## oak
==> flow/design.v (excerpt) <==
module SimulatedDevice(
    input[1:0] global_state,
    input sys_clk,
    input rx,
    output tx,
    input turn_left_signal,
    input turn_right_signal,
    input move_forward_signal,
    input move_backward_signal,
    input place_barrier_signal,
    input destroy_barrier_signal,
    input rst,
    input clutch,
    input throttle,
    input brake,
    input power_on,
    input power_off,
    output front_detector,
    output back_detector,
    output left_detector,
    output right_detector,
    output move_backward_light,
    output move_forward_light,
    output turn_left_light,
    output turn_right_light,
    output power_light,
    output reg [2:0] state_light,
    output reg [3:0] moving_light,
    output [7:0] seg1,
    output [7:0] seg2,
    output [7:0] an
    );
Size in the first run: roughly 4500 cells after synthesis, ~470 flip-flops, roughly 35000 µm² of cells after synthesis.
==> flow/config.mk <==
export PLATFORM = sky130hd
export DESIGN_NAME = SimulatedDevice
export DESIGN_NICKNAME = SimulatedDevice
export VERILOG_FILES = /design/flow/design.v
export SDC_FILE = /design/flow/constraint.sdc
export NUM_CORES = 4
export LEC_CHECK = 0
export CAP_MARGIN = 5
export CORE_MARGIN = 2
export CORE_UTILIZATION = 70
export CTS_CLUSTER_DIAMETER = 351
export CTS_CLUSTER_SIZE = 80
export HOLD_SLACK_MARGIN = -0.09
export MAX_ROUTING_LAYER = met4
export SLEW_MARGIN = 20
==> flow/constraint.sdc <==
create_clock -name core_clock -period 14.4 [get_ports {sys_clk}]
set_input_delay 2.8800 -clock core_clock [delete_from_list [all_inputs] [get_ports {sys_clk}]]
set_output_delay 2.8800 -clock core_clock [all_outputs]
set_load 0.01 [all_outputs]
run.sh (not shown) runs the stock make flow with config.mk's settings and CLKGATE_MAP_FILE=.
FAIL oak @ global routing: tool exited with error
Changes in pine relative to oak:
Settings: MAX_ROUTING_LAYER no longer set, was met4; CTS_CLUSTER_DIAMETER no longer set, was 351; CORE_UTILIZATION now 58, was 70; ABC_AREA now 1, previously not set; CTS_CLUSTER_SIZE no longer set, was 80; CAP_MARGIN now 20, was 5; HOLD_SLACK_MARGIN no longer set, was -0.09; the clock period (ns, I/O delays scaled along) now 17.0, was 14.4.
Notes after the runs:
Fraction of synthesized area in multiplexers for pine: 3.8 points down relative to oak
[compare] base=oak new=pine: synthesized instance count rose by 8.1%, row count rose by about 6%.
pine reached the end of the flow, and the finished layout is clean on the timing, DRC and antenna checks.
Taking oak over pine, the mean instance size in the synthesized netlist ratio works out to 1.15.
From oak to pine the numbers moved as follows: synthesized chip area reported by yosys went down by 6.3%; post-cts gate resize count went down 85.
[inputs] birch vs pine
Settings: ABC_AREA: 1 -> unset; CORE_UTILIZATION: 58 -> 41; the clock period (ns, I/O delays scaled along): 17.0 -> 23.9.
## What came out
- In the metrics for pine and birch, the one carrying the higher utilization is pine.
- The sequential share of cell area number comes out higher for pine vs birch.
- birch — global placer's final weighted congestion about 4% lower, pine as reference
- Sort pine and birch by signed area change from the synthesized netlist to the final layout desc -> top: pine
- Against pine as the reference, birch delivers a lower non-clock buffer count.
- Data arrival time of the critical path, pine and birch: smaller value in pine
- Comparing pine and birch, the lower combinational gate area is on pine.
- In birch, adder-cell area share of the yosys netlist is lower than in pine.
- From pine to birch, cell depth of the worst min-delay path did not move at all.
- Logic gate fraction of the total cell area, pine and birch, higher one = birch.

========
SimulatedDevice again, from the RTL that the note above started with.
export LEC_CHECK = 0
export ABC_AREA = 1
export CAP_MARGIN = 20
export CORE_MARGIN = 2
export CORE_UTILIZATION = 72
export CTS_CLUSTER_DIAMETER = 233
export CTS_CLUSTER_SIZE = 48
export PLACE_DENSITY_LB_ADDON = 0.16
export SETUP_SLACK_MARGIN = 4.02
export SLEW_MARGIN = 20
create_clock -name core_clock -period 13.6 [get_ports {sys_clk}]
The starting point aborted during 5_1_grt with GRT-0232.
Change:
Settings changed: CTS_CLUSTER_DIAMETER 233 to 361, CTS_CLUSTER_SIZE 48 to unset, PLACE_DENSITY set to 0.42, PLACE_DENSITY_LB_ADDON 0.16 to unset, SETUP_SLACK_MARGIN 4.02 to unset.
Clock period 13.6 ns to 17.3 ns, I/O delays scaled along.
Outcome:
- The changed run finished clean
- die area does not change
- synthesized cell count does not change
- area after synthesis does not change
